## dmc_top
module dmc_top (
    input         clk_i,
    input         rst_n_i,
    input         start_i,
    input         read_i,
    input         write_i,
    input  [31:0] address_i,
    input  [31:0] data_i,
    output [31:0] data_o,
    output        ready_o,
    output        mem_read_o,
    output        mem_write_o,
    output [31:0] mem_address_o,
    output [31:0] mem_data_o,
    input  [31:0] mem_data_i
);
localparam BLOCK_SIZE = 32;
localparam NUM_OF_BLOCKS_PER_LINE = 4;
localparam NUM_OF_CACHE_LINES = 4;
localparam ADDRESS_SIZE = 32;
localparam LINE_SIZE = NUM_OF_BLOCKS_PER_LINE * BLOCK_SIZE;
wire hit, read_flush, read_fetch, write_flush, write_fetch;
wire cache_read, cache_write, cache_read_line, cache_write_line;
wire [BLOCK_SIZE - 1: 0]   data_from_cache, data_to_cache;
wire [ADDRESS_SIZE - 1: 0] address_from_cache, address_to_cache;
wire [LINE_SIZE - 1: 0]    line_from_cache, line_to_cache;
  ...
For scale: roughly 2,900 cells after synthesis, roughly 57,000 µm² of cells after synthesis.
clock: 5.76 ns
lec_check: 0
abc_area: 0
cap_margin: 15
cell_pad_in_sites_detail_placement: 1
cell_pad_in_sites_global_placement: 0
core_aspect_ratio: 0.7
core_margin: 2
core_utilization: 57
cts_cluster_diameter: 75
cts_cluster_size: 11
gpl_routability_driven: 0
hold_slack_margin: 0.18
min_routing_layer: met2
setup_slack_margin: -0.5
slew_margin: 10
tns_end_percent: 40
run.sh (not shown) runs the stock make flow with config.mk's settings and CLKGATE_MAP_FILE=.
The starting point completed with no timing, DRC or antenna violations.
Next try:
==> flow/config.mk (replaced) <==
export PLATFORM = sky130hd
export DESIGN_NAME = dmc_top
export DESIGN_NICKNAME = dmc_top
export VERILOG_FILES = /design/flow/design.v
export SDC_FILE = /design/flow/constraint.sdc
export NUM_CORES = 4
export LEC_CHECK = 0
export CAP_MARGIN = 20
export CORE_MARGIN = 2
export CORE_UTILIZATION = 40
export SLEW_MARGIN = 20
==> flow/constraint.sdc (replaced) <==
create_clock -name core_clock -period 3.13 [get_ports {clk_i}]
set_input_delay 0.6260 -clock core_clock [delete_from_list [all_inputs] [get_ports {clk_i}]]
set_output_delay 0.6260 -clock core_clock [all_outputs]
set_load 0.01 [all_outputs]
This time the run ran to the end with violations: setup timing.
Wire length decreases by 7.8%.
Sequential power goes up by 83%.
Cell area increases by 5.5%.
Maximum frequency is higher by 43%.
First-iteration DRC count drops by 55%.
Total power went up by 90%.
Worst setup slack gets worse by 1200 ps.
Count of clock-buffer cells in the layout shrinks by 43.
Clock skew came out higher by 17 ps.
Next try:
--- a/flow/config.mk
+++ b/flow/config.mk
@@ -10 +10,2 @@
-export CORE_UTILIZATION = 40
+export CORE_UTILIZATION = 57
+export SETUP_SLACK_MARGIN = 0.71
==> flow/constraint.sdc (replaced) <==
create_clock -name core_clock -period 4.03 [get_ports {clk_i}]
set_input_delay 0.8060 -clock core_clock [delete_from_list [all_inputs] [get_ports {clk_i}]]
set_output_delay 0.8060 -clock core_clock [all_outputs]
set_load 0.01 [all_outputs]
Result: This time the run completed without violations. Global-route usage is higher by 9.0 points. Design area shrinks by 1.9%. Die area is lower by 30%. Via count increases by 2.8%. Sequential power fell by 22%. Area after synthesis is unchanged. Cell count falls by 12%.
Next try:
--- a/flow/config.mk
+++ b/flow/config.mk
@@ -10,2 +10 @@
-export CORE_UTILIZATION = 57
-export SETUP_SLACK_MARGIN = 0.71
+export CORE_UTILIZATION = 40
==> flow/constraint.sdc (replaced) <==
create_clock -name core_clock -period 4.19 [get_ports {clk_i}]
set_input_delay 0.8380 -clock core_clock [delete_from_list [all_inputs] [get_ports {clk_i}]]
set_output_delay 0.8380 -clock core_clock [all_outputs]
set_load 0.01 [all_outputs]
Count of clock-buffer cells in the layout fell by 28. Cell count rose by roughly a tenth. Clock power stays flat.

---

dmc_top again, from the RTL that the note above started with.
==> flow/design.v (excerpt) <==
module dmc_top (
    input         clk_i,
    input         rst_n_i,
    input         start_i,
    input         read_i,
    input         write_i,
    input  [31:0] address_i,
    input  [31:0] data_i,
    output [31:0] data_o,
    output        ready_o,
    output        mem_read_o,
    output        mem_write_o,
    output [31:0] mem_address_o,
    output [31:0] mem_data_o,
    input  [31:0] mem_data_i
);
localparam BLOCK_SIZE = 32;
localparam NUM_OF_BLOCKS_PER_LINE = 4;
localparam NUM_OF_CACHE_LINES = 4;
localparam ADDRESS_SIZE = 32;
localparam LINE_SIZE = NUM_OF_BLOCKS_PER_LINE * BLOCK_SIZE;
wire hit, read_flush, read_fetch, write_flush, write_fetch;
wire cache_read, cache_write, cache_read_line, cache_write_line;
wire [BLOCK_SIZE - 1: 0]   data_from_cache, data_to_cache;
wire [ADDRESS_SIZE - 1: 0] address_from_cache, address_to_cache;
wire [LINE_SIZE - 1: 0]    line_from_cache, line_to_cache;
DMC_Controller #(.BLOCK_SIZE(BLOCK_SIZE), .NUM_OF_BLOCKS_PER_LINE(NUM_OF_BLOCKS_PER_LINE),
                 .NUM_OF_CACHE_LINES(NUM_OF_CACHE_LINES), .ADDRESS_SIZE(ADDRESS_SIZE)) controller (
    .clk_i(clk_i),
    .rst_n_i(rst_n_i),
    .write_i(write_i),
    .read_i(read_i),
    .hit_i(hit),
    .start_from_CPU_i(start_i),
    .read_flush_i(read_flush),
    .read_fetch_i(read_fetch),
    .write_flush_i(write_flush),
    .write_fetch_i(write_fetch),
    .address_from_CPU_i(address_i),
    .address_from_cache_i(address_from_cache),
    .data_from_CPU_i(data_i),
  ...
==> flow/config.mk <==
export PLATFORM = sky130hd
export DESIGN_NAME = dmc_top
export DESIGN_NICKNAME = dmc_top
export VERILOG_FILES = /design/flow/design.v
export SDC_FILE = /design/flow/constraint.sdc
export NUM_CORES = 4
export LEC_CHECK = 0
export ABC_AREA = 1
export CAP_MARGIN = 40
export CORE_ASPECT_RATIO = 0.81
export CORE_MARGIN = 2
export CORE_UTILIZATION = 72
export CTS_CLUSTER_DIAMETER = 373
export CTS_CLUSTER_SIZE = 13
export HOLD_SLACK_MARGIN = 0.05
export MIN_ROUTING_LAYER = met1
export PLACE_DENSITY_LB_ADDON = 0.07
export SETUP_SLACK_MARGIN = 0.31
export SLEW_MARGIN = 30
export TNS_END_PERCENT = 40
==> flow/constraint.sdc <==
create_clock -name core_clock -period 2.33 [get_ports {clk_i}]
set_input_delay 0.4660 -clock core_clock [delete_from_list [all_inputs] [get_ports {clk_i}]]
set_output_delay 0.4660 -clock core_clock [all_outputs]
set_load 0.01 [all_outputs]
The starting point produced a layout that fails on negative setup slack.
Then changed:
ABC_AREA = default   (was 1)
CAP_MARGIN = 20   (was 40)
CORE_ASPECT_RATIO = default   (was 0.81)
CTS_CLUSTER_DIAMETER = default   (was 373)
CTS_CLUSTER_SIZE = 41   (was 13)
HOLD_SLACK_MARGIN = default   (was 0.05)
MIN_ROUTING_LAYER = default   (was met1)
PLACE_DENSITY_LB_ADDON = default   (was 0.07)
SETUP_SLACK_MARGIN = 0.33   (was 0.31)
SLEW_MARGIN = 20   (was 30)
TNS_END_PERCENT = default   (was 40)
The changed run finished with negative setup slack left.
Sequential share of layout area goes up by 1.1 points.
Synthesized area goes down by 1.5%.
Power increases by 5.7%.
Combinational power goes up by about 10%.
Setup slack is worse by 200 ps.
Then changed:
CORE_UTILIZATION = 66   (was 72)
CTS_CLUSTER_SIZE = default   (was 41)
SETUP_SLACK_MARGIN = default   (was 0.33)
clock period = 4.03 ns   (was 2.33 ns; I/O delays follow)
- This time the run ran to the end with no violations
- clock-buffer cell count is lower by 6
- clock skew is lower by 18 ps
- cell area is lower by about 3.6%
- combinational power is lower by about 50%
- register-to-register slack gains 1300 ps
Then changed:
CORE_UTILIZATION = 40   (was 66)
SETUP_SLACK_MARGIN = 0.15   (was default)
clock period = 4.19 ns   (was 4.03 ns; I/O delays follow)
Non-clock buffer count fell by 13.
Register-to-register slack improves by 230 ps.
Sequential share of layout area fell by 1.3 points.
Hold slack is about the same.
Power fell by 1.4%.
Via count fell by 3.6%.
Maximum frequency rose by 1.9%.
Global-route usage fell by 13 points.
Then changed:
CORE_UTILIZATION = 64   (was 40)
SETUP_SLACK_MARGIN = default   (was 0.15)
clock period = 2.33 ns   (was 4.19 ns; I/O delays follow)
Effect:
- This time the run produced a layout that fails on negative setup slack
- clock skew drops by 25 ps
- sequential power rises by 80%
- sequential cell count does not change
- clock-buffer cell count goes down by 3
- synthesized area is unchanged
Then changed:
ABC_AREA = 1   (was default)
CORE_UTILIZATION = 72   (was 64)
clock period = 3.55 ns   (was 2.33 ns; I/O delays follow)
Outcome: With this change the flow finished with timing, DRC and antenna clean; global-route usage goes up by 10 points; power goes down by 35%; design area goes down by about 3.3%; cell count goes up by about 22%; synthesized cell count goes up by about 50%; combinational power goes down by about 50%; via count goes up by 27%; sequential cell count does not change.
Power figures rest on the tool's default switching activity, not on a simulated workload.
